==> run a: inputs <==
==> flow/design.v <==
module ahb_slave_controller (
    input  wire        HCLK,         
    input  wire        HRESETn,      
    input  wire        HWRITE,       
    input  wire [1:0]  HTRANS,       
    input  wire        HSEL,         
    input  logic [31:0] HADDR,       
    input  logic [2:0]  HSIZE,       
    input  logic [2:0]  HBURST,      
    input  logic [3:0]  HPROT,       
    input  logic        HMASTLOCK,   
    input  logic [3:0]  HWSTRB,      
    input  logic [31:0] HWDATA,      
    output logic       HREADY,       
    output logic       HRESP,        
    output logic [31:0] HRDATA,      
    output logic [31:0] addr,        
    output logic [2:0]  size,        
    output logic [2:0]  burst,       
    output logic [3:0]  prot,        
    output logic        mastlock,    
    output logic [3:0]  strb,        
    output logic [31:0] write_data,  
    input  logic [31:0] read_data,   
    output logic        write_read,  
    output logic        transfer_valid,  
    input  logic        error_flag   
);
    logic trans_type_reg;
    logic addr_phase_valid;
    logic data_phase_valid;
    typedef enum logic [1:0] {
        IDLE = 2'b00,
        DATA_PHASE = 2'b01,
        ERROR = 2'b10
    } state_t;
    state_t state, next_state;
    assign addr_phase_valid = HSEL && (HTRANS == 2'b10 || HTRANS == 2'b11);
    assign data_phase_valid = (state == DATA_PHASE);
    always_ff @(posedge HCLK or negedge HRESETn) begin
        if (!HRESETn) begin
            trans_type_reg <= 1'b0;
            addr <= 32'b0;
            size <= 3'b0;
            burst <= 3'b0;
            prot <= 4'b0;
            mastlock <= 1'b0;
            strb <= 4'b0;
        end else begin
            if (addr_phase_valid && HREADY) begin
                trans_type_reg <= HWRITE;
                addr <= HADDR;
                size <= HSIZE;
                burst <= HBURST;
                prot <= HPROT;
                mastlock <= HMASTLOCK;
                strb <= HWSTRB;
            end
        end
    end
    assign write_data = HWDATA;
    assign HRDATA = read_data;
    always_ff @(posedge HCLK or negedge HRESETn) begin
        if (!HRESETn) begin
            state <= IDLE;
        end else begin
            state <= next_state;
        end
    end
    always_comb begin
        write_read = 1'b0;
        transfer_valid = 1'b0;
        HRESP = 1'b0;
        HREADY = 1'b1;
        next_state = state;
        case (state)
            IDLE: begin
                if (addr_phase_valid) begin
                    next_state = DATA_PHASE;
                    HREADY = 1'b1;  
                end
            end
            DATA_PHASE: begin
                write_read = trans_type_reg;  
                transfer_valid = 1'b1;        
                if (error_flag) begin
                    HRESP = 1'b1;            
                    next_state = ERROR;
                    HREADY = 1'b0;           
                end else if (addr_phase_valid) begin
                    next_state = DATA_PHASE;  
                    HREADY = 1'b1;
                end else begin
                    next_state = IDLE;       
                    HREADY = 1'b1;
                end
            end
            ERROR: begin
                HRESP = 1'b1;        
                HREADY = 1'b1;       
                if (addr_phase_valid)
                    next_state = DATA_PHASE;
                else
                    next_state = IDLE;
            end
            default: begin
                next_state = IDLE;
            end
        endcase
    end
endmodule
module ahb_slave_reg_file (
    input  logic        HCLK,         
    input  logic        HRESETn,      
    input  logic [31:0] addr,         
    input  logic [2:0]  size,         
    input  logic [2:0]  burst,        
    input  logic [3:0]  prot,         
    input  logic        mastlock,     
    input  logic [3:0]  strb,         
    input  logic [31:0] write_data,   
    output logic [31:0] read_data,    
    input  logic        write_read,      
    input  logic        transfer_valid,  
    output logic        error_flag,   
    output logic [31:0] tdr_o,        
    output logic [31:0] lcr_o,        
    output logic [31:0] ocr_o,        
    output logic [31:0] fcr_o,        
    output logic [31:0] ier_o,        
    output logic [31:0] hcr_o,        
    input  logic [31:0] rdr_i,        
    input  logic [31:0] lsr_i,        
    input  logic [31:0] iir_i         
);
    logic [31:0] addr_reg;
    logic [2:0]  size_reg;
    logic [3:0]  strb_reg;
    assign addr_reg = addr;
    assign size_reg = size;
    assign strb_reg = strb;
    typedef enum logic [11:0] {
        ADDR_TDR = 12'h000,
        ADDR_RDR = 12'h004,
        ADDR_LCR = 12'h008,
        ADDR_OCR = 12'h00C,
        ADDR_LSR = 12'h010,
        ADDR_FCR = 12'h014,
        ADDR_IER = 12'h018,
        ADDR_IIR = 12'h01C,
        ADDR_HCR = 12'h020
    } apb_addr_e;
    function automatic logic check_alignment(input logic [31:0] address, input logic [2:0] transfer_size);
        case (transfer_size)
            3'b000: check_alignment = 1'b1;                     
            3'b001: check_alignment = (address[0] == 1'b0);     
            3'b010: check_alignment = (address[1:0] == 2'b00);  
            default: check_alignment = 1'b0;                    
        endcase
    endfunction
    always_comb begin
        error_flag = 1'b0;
        if (transfer_valid) begin
            if (addr_reg[31:12] != 20'h0 || 
                (addr_reg[11:0] != ADDR_TDR && 
                 addr_reg[11:0] != ADDR_RDR && 
                 addr_reg[11:0] != ADDR_LCR && 
                 addr_reg[11:0] != ADDR_OCR && 
                 addr_reg[11:0] != ADDR_LSR && 
                 addr_reg[11:0] != ADDR_FCR && 
                 addr_reg[11:0] != ADDR_IER && 
                 addr_reg[11:0] != ADDR_IIR && 
                 addr_reg[11:0] != ADDR_HCR)) begin
                error_flag = 1'b1;
            end
            if (!check_alignment(addr_reg, size_reg)) begin
                error_flag = 1'b1;
            end
            if (size_reg > 3'b010) begin  
                error_flag = 1'b1;
            end
            if (write_read && (addr_reg[11:0] == ADDR_RDR || 
                              addr_reg[11:0] == ADDR_LSR || 
                              addr_reg[11:0] == ADDR_IIR)) begin
                error_flag = 1'b1;
            end
        end
    end
    always_ff @(posedge HCLK or negedge HRESETn) begin
        if (!HRESETn) begin
            tdr_o <= 32'b0;
            lcr_o <= 32'b0;
            ocr_o <= 32'b0;
            fcr_o <= 32'b0;
            ier_o <= 32'b0;
            hcr_o <= 32'b0;
        end else if (write_read && !error_flag && transfer_valid) begin
            unique case (addr_reg[11:0])
                ADDR_TDR: begin
                    if (strb_reg[0]) tdr_o[7:0]   <= write_data[7:0];
                    if (strb_reg[1]) tdr_o[15:8]  <= write_data[15:8];
                    if (strb_reg[2]) tdr_o[23:16] <= write_data[23:16];
                    if (strb_reg[3]) tdr_o[31:24] <= write_data[31:24];
                end
                ADDR_LCR: begin
                    if (strb_reg[0]) lcr_o[7:0]   <= write_data[7:0];
                    if (strb_reg[1]) lcr_o[15:8]  <= write_data[15:8];
                    if (strb_reg[2]) lcr_o[23:16] <= write_data[23:16];
                    if (strb_reg[3]) lcr_o[31:24] <= write_data[31:24];
                end
                ADDR_OCR: begin
                    if (strb_reg[0]) ocr_o[7:0]   <= write_data[7:0];
                    if (strb_reg[1]) ocr_o[15:8]  <= write_data[15:8];
                    if (strb_reg[2]) ocr_o[23:16] <= write_data[23:16];
                    if (strb_reg[3]) ocr_o[31:24] <= write_data[31:24];
                end
                ADDR_FCR: begin
                    if (strb_reg[0]) fcr_o[7:0]   <= write_data[7:0];
                    if (strb_reg[1]) fcr_o[15:8]  <= write_data[15:8];
                    if (strb_reg[2]) fcr_o[23:16] <= write_data[23:16];
                    if (strb_reg[3]) fcr_o[31:24] <= write_data[31:24];
                end
                ADDR_IER: begin
                    if (strb_reg[0]) ier_o[7:0]   <= write_data[7:0];
                    if (strb_reg[1]) ier_o[15:8]  <= write_data[15:8];
                    if (strb_reg[2]) ier_o[23:16] <= write_data[23:16];
                    if (strb_reg[3]) ier_o[31:24] <= write_data[31:24];
                end
                ADDR_HCR: begin
                    if (strb_reg[0]) hcr_o[7:0]   <= write_data[7:0];
                    if (strb_reg[1]) hcr_o[15:8]  <= write_data[15:8];
                    if (strb_reg[2]) hcr_o[23:16] <= write_data[23:16];
                    if (strb_reg[3]) hcr_o[31:24] <= write_data[31:24];
                end
                default: ;  
            endcase
        end
    end
    always_comb begin
        read_data = 32'b0;
        if (!write_read && !error_flag && transfer_valid) begin
            unique case (addr_reg[11:0])
                ADDR_TDR: read_data = tdr_o;
                ADDR_RDR: read_data = rdr_i;
                ADDR_LCR: read_data = lcr_o;
                ADDR_OCR: read_data = ocr_o;
                ADDR_LSR: read_data = lsr_i;
                ADDR_FCR: read_data = fcr_o;
                ADDR_IER: read_data = ier_o;
                ADDR_IIR: read_data = iir_i;
                ADDR_HCR: read_data = hcr_o;
                default: read_data = 32'b0;
            endcase
        end
    end
endmodule
module ahb_slave (
    input  wire        HCLK,         
    input  wire        HRESETn,      
    input  wire [31:0] HADDR,        
    input  wire        HWRITE,       
    input  wire [2:0]  HSIZE,        
    input  wire [2:0]  HBURST,       
    input  wire [3:0]  HPROT,        
    input  wire [1:0]  HTRANS,       
    input  wire        HMASTLOCK,    
    input  wire        HSEL,         
    input  wire [31:0] HWDATA,       
    output wire [31:0] HRDATA,       
    output wire        HREADY,       
    output wire        HRESP,        
    input  wire [3:0]  HWSTRB,       
    output wire [31:0] tdr_o,        
    output wire [31:0] lcr_o,        
    output wire [31:0] ocr_o,        
    output wire [31:0] fcr_o,        
    output wire [31:0] ier_o,        
    output wire [31:0] hcr_o,        
    input  wire [31:0] rdr_i,        
    input  wire [31:0] lsr_i,        
    input  wire [31:0] iir_i         
);
    logic        write_read;      
    logic        error_flag;      
    logic        transfer_valid;  
    logic [31:0] addr;            
    logic [2:0]  size;            
    logic [2:0]  burst;           
    logic [3:0]  prot;            
    logic        mastlock;        
    logic [3:0]  strb;            
    logic [31:0] write_data;      
    logic [31:0] read_data;       
    ahb_slave_controller u_controller (
        .HCLK(HCLK),
        .HRESETn(HRESETn),
        .HWRITE(HWRITE),
        .HTRANS(HTRANS),
        .HSEL(HSEL),
        .HADDR(HADDR),
        .HSIZE(HSIZE),
        .HBURST(HBURST),
        .HPROT(HPROT),
        .HMASTLOCK(HMASTLOCK),
        .HWSTRB(HWSTRB),
        .HWDATA(HWDATA),
        .HREADY(HREADY),
        .HRESP(HRESP),
        .HRDATA(HRDATA),
        .addr(addr),
        .size(size),
        .burst(burst),
        .prot(prot),
        .mastlock(mastlock),
        .strb(strb),
        .write_data(write_data),
        .read_data(read_data),
        .write_read(write_read),
        .transfer_valid(transfer_valid),
        .error_flag(error_flag)
    );
    ahb_slave_reg_file u_reg_file (
        .HCLK(HCLK),
        .HRESETn(HRESETn),
        .addr(addr),
        .size(size),
        .burst(burst),
        .prot(prot),
        .mastlock(mastlock),
        .strb(strb),
        .write_data(write_data),
        .read_data(read_data),
        .write_read(write_read),
        .transfer_valid(transfer_valid),
        .error_flag(error_flag),
        .tdr_o(tdr_o),
        .lcr_o(lcr_o),
        .ocr_o(ocr_o),
        .fcr_o(fcr_o),
        .ier_o(ier_o),
        .hcr_o(hcr_o),
        .rdr_i(rdr_i),
        .lsr_i(lsr_i),
        .iir_i(iir_i)
    );
endmodule
==> flow/run.sh <==
#!/bin/bash
# the make line also repeats each setting of config.mk as NAME=value (left out here)
make -C /OpenROAD-flow-scripts/flow DESIGN_CONFIG=/design/flow/config.mk WORK_HOME=/design/flow/orfs CLKGATE_MAP_FILE= finish
==> flow/config.mk <==
export PLATFORM = sky130hd
export DESIGN_NAME = ahb_slave
export DESIGN_NICKNAME = ahb_slave
export VERILOG_FILES = /design/flow/design.v
export SDC_FILE = /design/flow/constraint.sdc
export NUM_CORES = 4
export LEC_CHECK = 0
export CAP_MARGIN = 20
export CORE_MARGIN = 2
export CORE_UTILIZATION = 70
export CTS_CLUSTER_DIAMETER = 360
export CTS_CLUSTER_SIZE = 37
export SETUP_SLACK_MARGIN = 0.56
export SLEW_MARGIN = 20
==> flow/constraint.sdc <==
create_clock -name core_clock -period 2.15 [get_ports {HCLK}]
set_input_delay 0.4300 -clock core_clock [delete_from_list [all_inputs] [get_ports {HCLK}]]
set_output_delay 0.4300 -clock core_clock [all_outputs]
set_load 0.01 [all_outputs]
==> run b (differences from run a) <==
- CORE_UTILIZATION: 70 -> 58
- CTS_CLUSTER_DIAMETER: 360 -> not set
- CTS_CLUSTER_SIZE: 37 -> 15
- HOLD_SLACK_MARGIN: not set -> -0.06
- SETUP_SLACK_MARGIN: 0.56 -> not set
- TNS_END_PERCENT: not set -> 5
==> flow/constraint.sdc (replaced) <==
create_clock -name core_clock -period 3.4 [get_ports {HCLK}]
set_input_delay 0.6800 -clock core_clock [delete_from_list [all_inputs] [get_ports {HCLK}]]
set_output_delay 0.6800 -clock core_clock [all_outputs]
set_load 0.01 [all_outputs]
==> results <==
| item | run b | run a |
|---|---|---|
| Outcome | complete, but fails checks | aborted with a tool error |
| Last stage reached | - | detailed placement |
| Layout check failures | negative setup slack | - |
| Routability cong. | 0.913 | 0.997 |
| Die x size | 152 um | 139 um |
| Area fraction in full adders, half adders and majority gates | 0 | 0 |
| Core outline area | 21700 um2 | 17900 um2 |
| FP Rows | 54 | 49 |
| Most frequent cell after synthesis | sky130_fd_sc_hd__dfrtp_1 | sky130_fd_sc_hd__dfrtp_1 |
| Synthesis warning total | 2 | 2 |
| Die Y | 152 um | 139 um |
| Area share of the largest cell type after synthesis | 0.461 | 0.461 |
| Core Density at Floorplan | 0.585 | 0.709 |
| Full die area | 23100 um2 | 19200 um2 |
| Sequential cell area fraction in the yosys report | 0.463 | 0.463 |
| Yosys cell count | 1054 | 1054 |
